## design/flow/config.mk

```make
export PLATFORM = sky130hd
export DESIGN_NAME = CORDIC
export DESIGN_NICKNAME = CORDIC
export VERILOG_FILES = /design/flow/design.v
export SDC_FILE = /design/flow/constraint.sdc
export NUM_CORES = 4
export LEC_CHECK = 0
export CAP_MARGIN = 20
export CORE_ASPECT_RATIO = 0.93
export CORE_MARGIN = 2
export CORE_UTILIZATION = 72
export CTS_CLUSTER_DIAMETER = 178
export CTS_CLUSTER_SIZE = 99
export SLEW_MARGIN = 20
```

## design/flow/constraint.sdc

```tcl
create_clock -name core_clock -period 5.34 [get_ports {clk}]
set_input_delay 1.0680 -clock core_clock [delete_from_list [all_inputs] [get_ports {clk}]]
set_output_delay 1.0680 -clock core_clock [all_outputs]
set_load 0.01 [all_outputs]
```

## design/flow/design.v

```verilog
module CORDIC #(parameter integer W = 32)
(
    input wire clk,
    input wire start,
    input wire signed [31:0] x,
    input wire signed [31:0] y,
    output wire signed [W-1:0]phi,
    output wire done
);
wire sigma;
wire signed [31:0] x_shift;
wire signed [31:0] y_shift;
reg [5:0] counter;
reg signed [31:0] x_reg;
reg signed [31:0] y_reg;
reg signed [31:0] z;
wire signed [31:0] atan_table [0:27];
assign atan_table[00] = 32'h3243f6a9; 
assign atan_table[01] = 32'h1dac6705;
assign atan_table[02] = 32'h0fadbafd;
assign atan_table[03] = 32'h07f56ea7;
assign atan_table[04] = 32'h03feab77;
assign atan_table[05] = 32'h01ffd55c;
assign atan_table[06] = 32'h00fffaab;
assign atan_table[07] = 32'h007fff55;
assign atan_table[08] = 32'h003fffeb;
assign atan_table[09] = 32'h001ffffd;
assign atan_table[10] = 32'h00100000;
assign atan_table[11] = 32'h00080000;
assign atan_table[12] = 32'h00040000;
assign atan_table[13] = 32'h00020000;
assign atan_table[14] = 32'h00010000;
assign atan_table[15] = 32'h00008000;
assign atan_table[16] = 32'h00004000;
assign atan_table[17] = 32'h00002000;
assign atan_table[18] = 32'h00001000;
assign atan_table[19] = 32'h00000800;
assign atan_table[20] = 32'h00000400;
assign atan_table[21] = 32'h00000200;
assign atan_table[22] = 32'h00000100;
assign atan_table[23] = 32'h00000080;
assign atan_table[24] = 32'h00000040;
assign atan_table[25] = 32'h00000020;
assign atan_table[26] = 32'h00000010;
assign atan_table[27] = 32'h00000008;
assign sigma = y_reg[31];
assign x_shift = y_reg >>> counter; 
assign y_shift = x_reg >>> counter; 
assign phi = z[31:31-W+1];
assign done = (counter == 28);
always @(posedge clk) begin
    if(start)begin
        x_reg <= x;
        y_reg <= y;
        z <= 0;
        counter <= 0;
    end
    else begin
        if(counter == 28) begin
            x_reg <= x_reg;
            y_reg <= y_reg;
            z <= z;
            counter <= counter;
        end
        else begin
            x_reg <= sigma ? (x_reg - x_shift) : (x_reg + x_shift);
            y_reg <= sigma ? (y_reg + y_shift) : (y_reg - y_shift);
            z <= sigma ? (z - atan_table[counter]) : (z + atan_table[counter]);
            counter <= counter + 1;
        end
    end
end
endmodule
```

## design/flow/run.sh

```bash
#!/bin/bash
# the make line also repeats each setting of config.mk as NAME=value (left out here)
make -C /OpenROAD-flow-scripts/flow DESIGN_CONFIG=/design/flow/config.mk WORK_HOME=/design/flow/orfs CLKGATE_MAP_FILE= finish
```

==> results_slide.txt, run 1 <==
Run Summary

Logic synthesis
  • Seq/Total Area, Yosys: 0.1649
  • Leading area contributor after synthesis: edfxtp_1
  • Post-synth EDFFs: 64
  • Syn_area_per_cell: between 8 and 9 um^2
  • Syn Std Cell Area: around 16000 um^2
  • Synthesized Nets: 2190
  • Top area cell types: edfxtp_1 12%, ha_1 7.8%, mux4_2 6.9%, nand2_1 5.3%, a21oi_1 5.0%
  • And+or+nand+nor area frac: 0.2016
  • Distinct cells, synth: slightly above 100
  • Yosys warnings: 1
  • FA/HA/MAJ Cells, Area Fraction: 0.08139
  • Yosys cell count: 2020
  • Yosys aoi share: 0.2653
  • XORs/XNORs by Area: 0.07885
  • Max-area cell share: 0.1182
  • Synth cell count leaders: 231 x nand2_1, 166 x nor2_1, 162 x a21oi_1
  • Cells after Synth: 2020
  • Comb area leader: AND-OR/OR-AND gates
  • #FFs+latches synth: 102
  • Synth Flop Type: edfxtp_1
  • YS chip area: 16260 um^2
  • Synth mux share: 0.1556
  • Async SR Flop Fraction: 0
  • Most numerous cell in the Yosys netlist: nand2_1

Floorplanning
  • Chip width: 159.9 um
  • Chip Area: 23810 um^2
  • Core Footprint: about 22000 um^2
  • Die Ht: 148.9 um
  • Std-Cell Rows: between 50 and 60
  • Floorplan utilization: 0.7256
  • I/O Pins: 99

Run status
  • Failed at: clock tree synthesis (4_1_cts)
  • Stop err: [ERROR DPL-0038] Utilization greater than 100%, impossible to legalize
  • Status: did not finish

Placed design
  • Number of port buffers: 98
  • Detailed-placement wirelength estimate: 61810 um
  • Post-place instance area: 21540 um^2
  • Placed Instances: 2862
  • Placer congestion estimate: 1.364
per-stage QoR:
stage | worst slack [ns] | TNS, ns | hold slack (ns) | utilization
floorplan | -0.7136 | -3.932 | 0.4915 | -
global placement | -0.4426 | -5.515 | 0.4578 | 0.9610
detailed placement | -1.182 | -27.47 | 0.4692 | 0.9610
==> inputs of run 2 (changes only) <==
- CAP_MARGIN: 20 -> 10
- CORE_ASPECT_RATIO: 0.93 -> 0.52
- CTS_CLUSTER_DIAMETER: 178 -> default
- CTS_CLUSTER_SIZE: 99 -> default
- PLACE_DENSITY: default -> 0.67
- SETUP_SLACK_MARGIN: default -> 1.43
- clock period: 5.34 -> 6.26 ns (I/O delays scaled with it)
==> results_slide.txt, run 2 <==
Run Summary

Floorplanning
  • Std-Cell Rows: 39
  • Chip width: 212.4 um
  • Core Footprint: 22060 um^2
  • Die Ht: roughly 110 um
  • I/O Pins: 99
  • Floorplan utilization: 0.7374
  • Chip Area: 23870 um^2

Logic synthesis
  • Syn Std Cell Area: 16260 um^2
  • Distinct cells, synth: between 100 and 150
  • Cells after Synth: 2020
  • YS chip area: around 16000 um^2
  • Max-area cell share: 0.1182
  • XORs/XNORs by Area: 0.07885
  • Post-synth EDFFs: 64
  • Leading area contributor after synthesis: edfxtp_1
  • And+or+nand+nor area frac: 0.2016
  • Synth cell count leaders: 231 x nand2_1, 166 x nor2_1, 162 x a21oi_1
  • Async SR Flop Fraction: 0
  • Yosys aoi share: 0.2653
  • Yosys warnings: 1
  • Seq/Total Area, Yosys: 0.1649
  • Synth mux share: 0.1556
  • Yosys cell count: 2020
  • FA/HA/MAJ Cells, Area Fraction: 0.08139
  • Synth Flop Type: edfxtp_1
  • Comb area leader: AND-OR/OR-AND gates
  • Synthesized Nets: 2190
  • Top area cell types: edfxtp_1 12%, ha_1 7.8%, mux4_2 6.9%, nand2_1 5.3%, a21oi_1 5.0%
  • #FFs+latches synth: 102
  • Most numerous cell in the Yosys netlist: nand2_1
  • Syn_area_per_cell: 8.052 um^2

Placed design
  • Post-Place Setup Slack: -0.2320 ns
  • Placer congestion estimate: 1.516
  • Post-place instance area: roughly 19000 um^2
  • Detailed-placement wirelength estimate: 48340 um
  • Number of port buffers: 98
  • Placed Instances: 2462

CTS
  • Hold bufs inserted after CTS: 0
  • Clock Tree Buf Depth: 2
  • H-tree depth: 3
  • Clk root buf: clkbuf_16
  • CTS sink cnt: 102
  • Total CTS buffers: 9

GRT
  • Gr ovfl total: about 300
  • Gr usage total: 0.9011

Run status
  • Status: did not finish
  • Stop err: [ERROR GRT-0116] Global routing finished with congestion. Check the congestion regions in the DRC Viewer.
  • Failed at: global routing (5_1_grt)
==> run 2: through the flow <==
stage,utilization
4_1_cts,0.9699
3_5_place_dp,0.8441
3_3_place_gp,0.8441
2_1_floorplan,-
==> run 2: what timing repair did <==
item,4_1_cts
buffers inserted,164
gates resized,293
endpoints found under the setup margin,73
pin swaps,154
cloned,2
==> run 2: metal layers <==
metal	GRT usage	overflow
met4	0.9002	114
met2	0.9800	102
met5	0.5923	14
met1	0.9090	26
met3	0.8304	51
==> inputs of run 3 (changes only) <==
- ABC_AREA: default -> 1
- CAP_MARGIN: 10 -> 20
- CORE_ASPECT_RATIO: 0.52 -> default
- CORE_UTILIZATION: 72 -> 70
- CTS_CLUSTER_SIZE: default -> 19
- PLACE_DENSITY: 0.67 -> default
- SETUP_SLACK_MARGIN: 1.43 -> 0.32
- clock period: 6.26 -> 3.22 ns (I/O delays scaled with it)
==> results_slide.txt, run 3 <==
Run Summary

Run status
  • Status: did not finish
  • Failed at: detailed placement (3_5_place_dp)
  • Stop err: [ERROR DPL-0038] Utilization greater than 100%, impossible to legalize

Floorplanning
  • Floorplan utilization: 0.7135
  • I/O Pins: 99
  • Chip width: 155.9 um
  • Die Ht: 155.9 um
  • Core Footprint: 22640 um^2
  • Chip Area: 24310 um^2
  • Std-Cell Rows: ~55

Logic synthesis
  • Seq/Total Area, Yosys: 0.1661
  • Post-synth EDFFs: 64
  • Max-area cell share: 0.2056
  • YS chip area: 16150 um^2
  • Yosys cell count: approximately 2800
  • Top area cell types: nand2_1 21%, edfxtp_1 12%, nand3_1 12%, ha_1 7.8%, inv_1 5.6%
  • Most numerous cell in the Yosys netlist: nand2_1
  • Cells after Synth: around 2800
  • Synth mux share: 0.0006971
  • Leading area contributor after synthesis: nand2_1
  • FA/HA/MAJ Cells, Area Fraction: 0.08195
  • Yosys aoi share: 0.1423
  • Synthesized Nets: 2925
  • Comb area leader: simple AND/OR/NAND/NOR gates
  • Yosys warnings: 1
  • And+or+nand+nor area frac: 0.4685
  • Synth cell count leaders: 885 x nand2_1, 378 x nand3_1, 242 x inv_1
  • Distinct cells, synth: 63
  • Async SR Flop Fraction: 0
  • Syn Std Cell Area: 16150 um^2
  • Synth Flop Type: edfxtp_1
  • XORs/XNORs by Area: 0.04175
  • #FFs+latches synth: 102
  • Syn_area_per_cell: 5.864 um^2

Placed design
  • Number of port buffers: around 98
  • Placer congestion estimate: 1.143
run 3: stage by stage:
stage | setup WS [ns] | TNS [ns] | hold slack [ns]
after floorplan | -1.202 | -43.81 | 0.4922
after global placement | -1.289 | -68.07 | 0.4682
==> inputs of run 4 (changes only) <==
- CORE_ASPECT_RATIO: default -> 0.5
- CORE_MARGIN: 2 -> 8
- CORE_UTILIZATION: 70 -> 55
- CTS_CLUSTER_DIAMETER: default -> 167
- CTS_CLUSTER_SIZE: 19 -> 100
- PLACE_DENSITY: default -> 0.5
- SETUP_SLACK_MARGIN: 0.32 -> 0.76
- TNS_END_PERCENT: default -> 5
- clock period: 3.22 -> 7.5 ns (I/O delays scaled with it)
==> results_slide.txt, run 4 <==
Physical Implementation Snapshot

Logic synthesis
  • YS chip area: 16150 um^2
  • Synth Flop Type: edfxtp_1
  • Yosys aoi share: 0.1423
  • #FFs+latches synth: 102
  • Cells after Synth: approximately 2800
  • FA/HA/MAJ Cells, Area Fraction: 0.08195
  • Leading area contributor after synthesis: nand2_1
  • Syn Std Cell Area: between 15000 and 20000 um^2
  • Post-synth EDFFs: about 64
  • Yosys warnings: 1
  • Max-area cell share: 0.2056
  • Most numerous cell in the Yosys netlist: nand2_1
  • Comb area leader: simple AND/OR/NAND/NOR gates
  • Synthesized Nets: 2925
  • Async SR Flop Fraction: 0
  • Seq/Total Area, Yosys: 0.1661
  • Distinct cells, synth: 63
  • Synth cell count leaders: 885 x nand2_1, 378 x nand3_1, 242 x inv_1
  • And+or+nand+nor area frac: 0.4685
  • Yosys cell count: 2755
  • Synth mux share: 0.0006971
  • XORs/XNORs by Area: 0.04175
  • Top area cell types: nand2_1 21%, edfxtp_1 12%, nand3_1 12%, ha_1 7.8%, inv_1 5.6%
  • Syn_area_per_cell: about 5.9 um^2

Route
  • DR vias: roughly 19000
  • Final Routed Wirelength: 56090 um
  • WL met1: 25460 um
  • Drt initial violations: 2076
  • Residual DRC: 0
  • Max layer used: met4
  • Routed WL per cell: 17.66 um
  • Via/cell ratio: 5.834
  • Routed met2 length: 24400 um
  • DRT Pass-1 Iters: 7
  • Met3 Wirelength: 4609 um
  • Routed Antenna Nets: 0
  • Antenna diodes: 0

Min path
  • HP Class: register to register
  • Start point of the worst hold path: z[26]
  • Hold Path Sink: z[26]
  • Worst hold path depth: 2

Setup path
  • Reg2Reg Depth: 33
  • Critical Path Slowest Stage Cell: o21ai_0
  • Critical path endpoint: z[23]
  • Worst path most repeated cell: nand2_1
  • WP buf/inv: 7
  • Crit end category: register
  • Max incr delay on CP: 0.58 ns
  • R2R Path Start: counter[2]
  • Critical path fanouts, max: 49
  • Critical Path Start: counter[2]
  • Critical path class: register to register
  • Flop-to-flop setup slack: around 1.4 ns
  • WP data arrival: 6.37 ns
  • Startpoint types: register
  • Worst path depth: 33
  • CP required: 7.79 ns
  • Top delay family on crit path: simple AND/OR/NAND/NOR gates
  • Worst R2R End: z[23]

Placed design
  • Placer congestion estimate: 1.021
  • Number of port buffers: 98
  • Detailed-placement wirelength estimate: 44430 um
  • Post-Place Setup Slack: 1.557 ns

CTS
  • CTS tree: built
  • Clock transition at path regs: 0.09 ns
  • CTS resizes: 0
  • Setup Fix Bufs, Post-CTS: 0
  • CTS sink cnt: just over 100
  • Clk root buf: clkbuf_16
  • Total CTS buffers: 9
  • Worst-Skew Late Latency: 0.39 ns
  • Hold bufs inserted after CTS: 0
  • Clock Tree Buf Depth: 2
  • H-tree depth: 3

Floorplanning
  • Chip Area: 35440 um^2
  • Std-Cell Rows: 44
  • Chip width: 258.4 um
  • I/O Pins: 99
  • Floorplan utilization: 0.5579
  • Core Footprint: 28960 um^2
  • Die Ht: 137.2 um

STA
  • Fmax: 164.5 MHz
  • RSZ-0062 raised after global routing: false
  • Final worst slack: ~1.4 ns
  • Hold WS: around 0.48 ns
  • Fin. Hold Viols: 0
  • Minimum clock period: 6.079 ns
  • Period utilization: 0.8106
  • Final setup TNS: 0 ns
  • Worst Tran Pin Value: 1.009 ns
  • Max-slew violation count: 0
  • Final setup viols: 0
  • Worst Skew: 0.01794 ns
  • Slew headroom: 0.3271

Cells and area
  • Layout Utilization: 0.6050
  • MI comb area: 11890 um^2
  • Fin nets: 2949
  • Register area: ~2700 um^2
  • Filler cell count: between 2000 and 3000
  • Synth-to-layout area growth: 8.450%

Flow run
  • Log Warnings: 31
  • Max Cap Viol: 0

GRT
  • Gr ovfl total: 0
  • First-pass GRT wire length: 89450 um
  • Number of global-route vias before repair: 16910
  • Largest net degree at the start of global routing: 100
  • Initial antenna violation count: 0
  • Gr usage total: 0.3096

Run status
  • Status: timing/DRC/antenna clean
run 4: cell type report:
class / count / area share
multi-input combinational: 2275 / 0.6785
sequential: 102 / 0.1534
timing repair buffer: 116 / 0.06413
inverter: 275 / 0.05949
tap: 391 / 0.02792
clock buffer: 9 / 0.01286
clock inverter: 7 / 0.003714
run 4: per-layer routing:
layer  GRT usage  vias up
li1            -     9221
met1      0.4213     8395
met2      0.5017      799
met3     0.04754      108
met4      0.1002        0
met5           0        -
run 4: per-stage QoR:
step           cell area [um^2]  cells
2_1_floorplan             16150   2755
3_3_place_gp              17210   3158
3_5_place_dp              17210   3158
4_1_cts                   17500   3174
5_1_grt                   17520   3175
6_report                  17520   3175
==> inputs of run 5 (changes only) <==
- ABC_AREA: 1 -> default
- CORE_ASPECT_RATIO: 0.5 -> default
- CORE_MARGIN: 8 -> 2
- CORE_UTILIZATION: 55 -> 64
- CTS_CLUSTER_DIAMETER: 167 -> default
- CTS_CLUSTER_SIZE: 100 -> default
- PLACE_DENSITY: 0.5 -> default
- SETUP_SLACK_MARGIN: 0.76 -> default
- TNS_END_PERCENT: 5 -> default
- clock period: 7.5 -> 5.04 ns (I/O delays scaled with it)
==> results_slide.txt, run 5 <==
Run Summary

Run status
  • Status: did not finish
  • Failed at: clock tree synthesis (4_1_cts)
  • Stop err: [ERROR DPL-0033] detailed placement checks failed during check placement.

Logic synthesis
  • Top area cell types: edfxtp_1 12%, ha_1 7.8%, mux4_2 6.9%, nand2_1 5.3%, a21oi_1 5.0%
  • And+or+nand+nor area frac: 0.2016
  • Yosys aoi share: 0.2653
  • FA/HA/MAJ Cells, Area Fraction: 0.08139
  • Max-area cell share: 0.1182
  • YS chip area: 16260 um^2
  • Most numerous cell in the Yosys netlist: nand2_1
  • Yosys cell count: 2020
  • Cells after Synth: 2020
  • Synthesized Nets: between 2000 and 2500
  • Comb area leader: AND-OR/OR-AND gates
  • Synth mux share: 0.1556
  • Post-synth EDFFs: 64
  • Syn Std Cell Area: approximately 16000 um^2
  • Leading area contributor after synthesis: edfxtp_1
  • Synth cell count leaders: 231 x nand2_1, 166 x nor2_1, 162 x a21oi_1
  • Synth Flop Type: edfxtp_1
  • Yosys warnings: 1
  • XORs/XNORs by Area: 0.07885
  • Async SR Flop Fraction: 0
  • Distinct cells, synth: between 100 and 150
  • Syn_area_per_cell: 8.052 um^2
  • #FFs+latches synth: slightly above 100
  • Seq/Total Area, Yosys: 0.1649

Placed design
  • Number of port buffers: 98
  • Placer congestion estimate: 1.326
  • Post-Place Setup Slack: -1.110 ns
  • Placed Instances: 2968
  • Detailed-placement wirelength estimate: between 50000 and 60000 um

Floorplanning
  • Core Footprint: 25040 um^2
  • Std-Cell Rows: 58
  • Floorplan utilization: 0.6496
  • I/O Pins: 99
  • Chip width: 163.4 um
  • Chip Area: about 27000 um^2
  • Die Ht: between 150 and 200 um
run 5: per-stage QoR:
stage	util	hold WS (ns)	area, um^2	TNS, ns
floorplan	-	0.4915	16600	-10.07
global placement	0.8904	0.4563	22290	-16.80
detailed placement	0.8904	0.4698	22290	-30.29
==> inputs of run 6 (changes only) <==
- CORE_UTILIZATION: 64 -> 52
- CTS_CLUSTER_SIZE: default -> 95
- clock period: 5.04 -> 4.89 ns (I/O delays scaled with it)
==> results_slide.txt, run 6 <==
Run Summary

Run status
  • Status: did not finish
  • Failed at: global routing (5_1_grt)
  • Stop err: [ERROR GRT-0232] Routing congestion too high. Check the congestion heatmap in the GUI.

Logic synthesis
  • Yosys cell count: 2020
  • Yosys warnings: 1
  • #FFs+latches synth: 102
  • Seq/Total Area, Yosys: 0.1649
  • Distinct cells, synth: between 100 and 150
  • XORs/XNORs by Area: 0.07885
  • Async SR Flop Fraction: 0
  • YS chip area: 16260 um^2
  • Top area cell types: edfxtp_1 12%, ha_1 7.8%, mux4_2 6.9%, nand2_1 5.3%, a21oi_1 5.0%
  • Post-synth EDFFs: 64
  • And+or+nand+nor area frac: 0.2016
  • Comb area leader: AND-OR/OR-AND gates
  • Syn Std Cell Area: roughly 16000 um^2
  • FA/HA/MAJ Cells, Area Fraction: 0.08139
  • Leading area contributor after synthesis: edfxtp_1
  • Synth Flop Type: edfxtp_1
  • Syn_area_per_cell: ~8 um^2
  • Synth cell count leaders: 231 x nand2_1, 166 x nor2_1, 162 x a21oi_1
  • Most numerous cell in the Yosys netlist: nand2_1
  • Max-area cell share: 0.1182
  • Synthesized Nets: 2190
  • Synth mux share: 0.1556
  • Cells after Synth: 2020
  • Yosys aoi share: 0.2653

Floorplanning
  • Chip width: 180.9 um
  • Floorplan utilization: 0.5303
  • I/O Pins: a little under 100
  • Chip Area: ~33000 um^2
  • Core Footprint: between 30000 and 40000 um^2
  • Die Ht: 180.9 um
  • Std-Cell Rows: 64

Placed design
  • Placer congestion estimate: around 1.1
  • Post-place instance area: 22900 um^2
  • Number of port buffers: 98
  • Placed Instances: 3104
  • Post-Place Setup Slack: -1.232 ns
  • Detailed-placement wirelength estimate: 56870 um

CTS
  • Hold bufs inserted after CTS: 0
  • Clk root buf: clkbuf_16
  • H-tree depth: 3
  • Total CTS buffers: 9
  • CTS sink cnt: roughly 100
  • Clock Tree Buf Depth: 2

GRT
  • Gr usage total: 0.7136
  • Gr ovfl total: 10
## run 6: what timing repair did
action                     CTS
setup endpoints to repair   69
resized                    312
setup buffers               91
pin swaps                  164
cloned                       1
## run 6: layer usage
metal	track usage	overflow
met1	0.7046	0
met2	0.9049	4
met3	0.5606	0
met4	0.6532	6
met5	0.3570	0
## run 6: stage by stage
step | setup TNS (ns) | hold slack (ns)
2_1_floorplan | -14.93 | 0.4915
4_1_cts | -30.24 | 0.4822
3_3_place_gp | -31.61 | 0.4557
3_5_place_dp | -37.44 | 0.4702
==> inputs of run 7 (changes only) <==
- CORE_UTILIZATION: 52 -> 70
- CTS_CLUSTER_DIAMETER: default -> 45
- CTS_CLUSTER_SIZE: 95 -> 14
- HOLD_SLACK_MARGIN: default -> -0.08
- MAX_ROUTING_LAYER: default -> met4
- PLACE_DENSITY: default -> 0.65
- SETUP_SLACK_MARGIN: default -> -0.42
- clock period: 4.89 -> 5.68 ns (I/O delays scaled with it)
==> results_slide.txt, run 7 <==
Run Summary

Run status
  • Stop err: [ERROR GRT-0116] Global routing finished with congestion. Check the congestion regions in the DRC Viewer.
  • Status: did not finish
  • Failed at: global routing (5_1_grt)

CTS
  • H-tree depth: 3
  • Clock Tree Buf Depth: 2
  • Clk root buf: clkbuf_16
  • Total CTS buffers: 9
  • CTS sink cnt: 102

Logic synthesis
  • And+or+nand+nor area frac: 0.2016
  • Most numerous cell in the Yosys netlist: nand2_1
  • Distinct cells, synth: around 100
  • Leading area contributor after synthesis: edfxtp_1
  • Top area cell types: edfxtp_1 12%, ha_1 7.8%, mux4_2 6.9%, nand2_1 5.3%, a21oi_1 5.0%
  • Comb area leader: AND-OR/OR-AND gates
  • #FFs+latches synth: 102
  • FA/HA/MAJ Cells, Area Fraction: 0.08139
  • Synth Flop Type: edfxtp_1
  • Syn_area_per_cell: 8.052 um^2
  • XORs/XNORs by Area: 0.07885
  • Cells after Synth: between 2000 and 2500
  • Synth mux share: 0.1556
  • Seq/Total Area, Yosys: 0.1649
  • Syn Std Cell Area: between 15000 and 20000 um^2
  • Synthesized Nets: 2190
  • Post-synth EDFFs: around 64
  • Yosys aoi share: 0.2653
  • Synth cell count leaders: 231 x nand2_1, 166 x nor2_1, 162 x a21oi_1
  • Yosys warnings: 1
  • YS chip area: 16260 um^2
  • Max-area cell share: 0.1182
  • Yosys cell count: 2020
  • Async SR Flop Fraction: 0

Floorplanning
  • Chip width: 156.4 um
  • Chip Area: 24470 um^2
  • Std-Cell Rows: approximately 55
  • Die Ht: 156.4 um
  • I/O Pins: 99
  • Floorplan utilization: 0.7162
  • Core Footprint: between 20000 and 25000 um^2

GRT
  • Gr ovfl total: just under 200
  • Gr usage total: 0.7808

Placed design
  • Placer congestion estimate: 1.435
  • Number of port buffers: roughly 100
  • Post-Place Setup Slack: -0.7830 ns
  • Post-place instance area: 20820 um^2
  • Detailed-placement wirelength estimate: slightly above 50000 um
[run 7: metrics by stage]
step / utilization / instances
4_1_cts: 0.9382 / 2786
3_5_place_dp: 0.9169 / 2763
2_1_floorplan: - / 2020
3_3_place_gp: 0.9169 / 2763
[run 7: repair_timing]
item	4_1_cts
pin swaps	6
hold buffers	0
setup endpoints to repair	11
resized	21
cloned	2
buffers inserted	9
[run 7: per-layer routing]
metal | overflow | global-route usage
met1 | 12 | 0.7584
met2 | 90 | 0.9497
met3 | 6 | 0.5683
met4 | 86 | 0.8200
met5 | - | -
==> inputs of run 8 (changes only) <==
- ABC_AREA: default -> 1
- CORE_UTILIZATION: 70 -> 68
- CTS_CLUSTER_DIAMETER: 45 -> default
- CTS_CLUSTER_SIZE: 14 -> 75
- GPL_ROUTABILITY_DRIVEN: default -> 1
- HOLD_SLACK_MARGIN: -0.08 -> -0.06
- MAX_ROUTING_LAYER: met4 -> default
- PLACE_DENSITY: 0.65 -> 0.62
- SETUP_SLACK_MARGIN: -0.42 -> default
- SLEW_MARGIN: 20 -> 15
- TNS_END_PERCENT: default -> 5
- clock period: 5.68 -> 4.69 ns (I/O delays scaled with it)
==> results_slide.txt, run 8 <==
Physical Implementation Snapshot

Placed design
  • Detailed-placement wirelength estimate: between 40000 and 50000 um
  • Post-Place Setup Slack: -0.2252 ns
  • Post-place instance area: between 15000 and 20000 um^2
  • Number of port buffers: 98
  • Placer congestion estimate: 1.167

STA
  • Worst Tran Pin Value: just under 0.8 ns
  • Max-slew violation count: 0
  • Slew headroom: 0.4807
  • Period utilization: 1.059
  • RSZ-0062 raised after global routing: true
  • Minimum clock period: 4.967 ns
  • Worst Skew: 0.02094 ns
  • Final setup viols: 19
  • Final worst slack: -0.2769 ns
  • Fin. Hold Viols: 0
  • Fmax: between 200 and 250 MHz
  • Hold WS: 0.5000 ns

Min path
  • Hold Path Sink: z[29]
  • Start point of the worst hold path: z[29]
  • Worst hold path depth: 2
  • HP Class: register to register

CTS
  • Clock Tree Buf Depth: 2
  • CTS sink cnt: 102
  • Clk root buf: clkbuf_16
  • Total CTS buffers: 9
  • H-tree depth: 3
  • Clock transition at path regs: 0.08 ns
  • CTS tree: built
  • Worst-Skew Late Latency: about 0.39 ns
  • Hold bufs inserted after CTS: 0

Logic synthesis
  • Post-synth EDFFs: about 64
  • Synth Flop Type: edfxtp_1
  • Syn_area_per_cell: 5.864 um^2
  • Yosys cell count: 2755
  • FA/HA/MAJ Cells, Area Fraction: 0.08195
  • YS chip area: 16150 um^2
  • Comb area leader: simple AND/OR/NAND/NOR gates
  • Top area cell types: nand2_1 21%, edfxtp_1 12%, nand3_1 12%, ha_1 7.8%, inv_1 5.6%
  • Most numerous cell in the Yosys netlist: nand2_1
  • #FFs+latches synth: 102
  • Synth mux share: 0.0006971
  • Seq/Total Area, Yosys: 0.1661
  • Async SR Flop Fraction: 0
  • Yosys aoi share: 0.1423
  • Yosys warnings: 1
  • And+or+nand+nor area frac: 0.4685
  • Distinct cells, synth: approximately 63
  • Syn Std Cell Area: between 15000 and 20000 um^2
  • XORs/XNORs by Area: 0.04175
  • Leading area contributor after synthesis: nand2_1
  • Synthesized Nets: 2925
  • Max-area cell share: 0.2056
  • Cells after Synth: 2755
  • Synth cell count leaders: 885 x nand2_1, 378 x nand3_1, 242 x inv_1

Route
  • Routed Antenna Nets: 0
  • Drt initial violations: 3672
  • DRT Pass-1 Iters: 10
  • Antenna diodes: 0
  • Residual DRC: 0
  • Final Routed Wirelength: between 60000 and 70000 um
  • DR vias: 20970
  • Routed WL per cell: 18.69 um
  • Via/cell ratio: 6.445

GRT
  • Largest net degree at the start of global routing: 88
  • Number of global-route vias before repair: 17870
  • Gr ovfl total: 0
  • First-pass GRT wire length: about 85000 um
  • Gr usage total: 0.4158
  • Initial antenna violation count: 0

Floorplanning
  • Chip width: around 160 um
  • Std-Cell Rows: 56
  • I/O Pins: 99
  • Chip Area: 25010 um^2
  • Floorplan utilization: 0.6903
  • Core Footprint: 23400 um^2
  • Die Ht: between 150 and 200 um

Run status
  • Status: failed layout checks
  • Layout check faults: negative setup slack

Setup path
  • Critical Path Start: counter[1]
  • Worst path depth: 34
  • Crit end category: register
  • CP required: 4.96 ns
  • Flop-to-flop setup slack: -0.28 ns
  • WP data arrival: 5.24 ns
  • Top delay family on crit path: simple AND/OR/NAND/NOR gates
  • Startpoint types: register
  • Reg2Reg Depth: 34
  • Critical Path Slowest Stage Cell: dfxtp_4
  • Critical path class: register to register
  • Worst path most repeated cell: nor2_4
  • Worst R2R End: z[29]
  • WP buf/inv: 8
  • Critical path endpoint: z[29]
  • R2R Path Start: counter[1]
  • Max incr delay on CP: ~0.44 ns
  • Critical path fanouts, max: 19

Cells and area
  • Layout Cell Area excl Fill: 19750 um^2
  • Filler cell count: between 1500 and 2000
  • Layout Utilization: 0.8440
  • Fin nets: about 3100
  • Synth-to-layout area growth: 22.27%

Flow run
  • Log Warnings: 34
  • Max Cap Viol: 0
-- run 8: cell type report --
| class | instances | area [um^2] | share of cell area |
|---|---|---|---|
| inverters | 275 | 1072 | 0.05429 |
| repair buffers | 267 | 2515 | 0.1273 |
| clock buffers | 10 | 229.0 | 0.01159 |
| clock inverters | 6 | 47.55 | 0.002407 |
| well taps | 319 | 399.1 | 0.02021 |
| multi-input cells | 2275 | 12790 | 0.6478 |
| flip-flops and latches | 102 | 2694 | 0.1364 |
-- run 8: layer usage --
metal	GRT usage	up-vias	wire length (um)
met1	0.5303	9184	21770
met2	0.6747	1764	26240
met3	0.06816	512	7845
li1	-	9512	-
met4	0.2179	0	4973
met5	0	-	0
-- run 8: timing repair --
action | 4_1_cts | 5_1_grt
setup endpoints to repair | 29 | 62
pin swaps | 2 | 52
gates cloned | 0 | 7
gates resized | 16 | 251
setup buffers | 2 | 32
-- run 8: per-stage QoR --
stage                     cells  setup TNS, ns
after detailed placement   3196         -1.806
final                      3254         -1.738
after global placement     3196       -0.07121
after global routing       3254         -9.490
after floorplan            2755       -0.02758
after CTS                  3214       -0.04404
==> inputs of run 9 (changes only) <==
- ABC_AREA: 1 -> default
- CORE_UTILIZATION: 68 -> 72
- CTS_CLUSTER_DIAMETER: default -> 43
- CTS_CLUSTER_SIZE: 75 -> default
- GPL_ROUTABILITY_DRIVEN: 1 -> default
- HOLD_SLACK_MARGIN: -0.06 -> default
- PLACE_DENSITY: 0.62 -> 0.67
- SETUP_SLACK_MARGIN: default -> 1.03
- SLEW_MARGIN: 15 -> 20
- TNS_END_PERCENT: 5 -> default
- clock period: 4.69 -> 4.28 ns (I/O delays scaled with it)
==> results_slide.txt, run 9 <==
Run Summary

Logic synthesis
  • Yosys cell count: between 2000 and 2500
  • Top area cell types: edfxtp_1 12%, ha_1 7.8%, mux4_2 6.9%, nand2_1 5.3%, a21oi_1 5.0%
  • Leading area contributor after synthesis: edfxtp_1
  • Async SR Flop Fraction: 0
  • FA/HA/MAJ Cells, Area Fraction: 0.08139
  • And+or+nand+nor area frac: 0.2016
  • Syn Std Cell Area: 16260 um^2
  • Synth Flop Type: edfxtp_1
  • Post-synth EDFFs: 64
  • Max-area cell share: 0.1182
  • #FFs+latches synth: 102
  • Comb area leader: AND-OR/OR-AND gates
  • XORs/XNORs by Area: 0.07885
  • Distinct cells, synth: 102
  • Synthesized Nets: 2190
  • Synth mux share: 0.1556
  • Most numerous cell in the Yosys netlist: nand2_1
  • Seq/Total Area, Yosys: 0.1649
  • YS chip area: 16260 um^2
  • Yosys warnings: 1
  • Cells after Synth: 2020
  • Yosys aoi share: 0.2653
  • Syn_area_per_cell: roughly 8 um^2
  • Synth cell count leaders: 231 x nand2_1, 166 x nor2_1, 162 x a21oi_1

Run status
  • Stop err: [ERROR DPL-0038] Utilization greater than 100%, impossible to legalize
  • Status: did not finish
  • Failed at: detailed placement (3_5_place_dp)

Floorplanning
  • Die Ht: 154.3 um
  • Chip width: 154.3 um
  • Core Footprint: 22030 um^2
  • Chip Area: 23810 um^2
  • Std-Cell Rows: 54
  • Floorplan utilization: 0.7384
  • I/O Pins: ~99

Placed design
  • Number of port buffers: 98
  • Placer congestion estimate: about 1.3
==> run 9: per-stage QoR <==
stage	std cells	cell area, um^2	TNS (ns)
after global placement	2940	22520	-69.75
after floorplan	2020	16760	-48.69
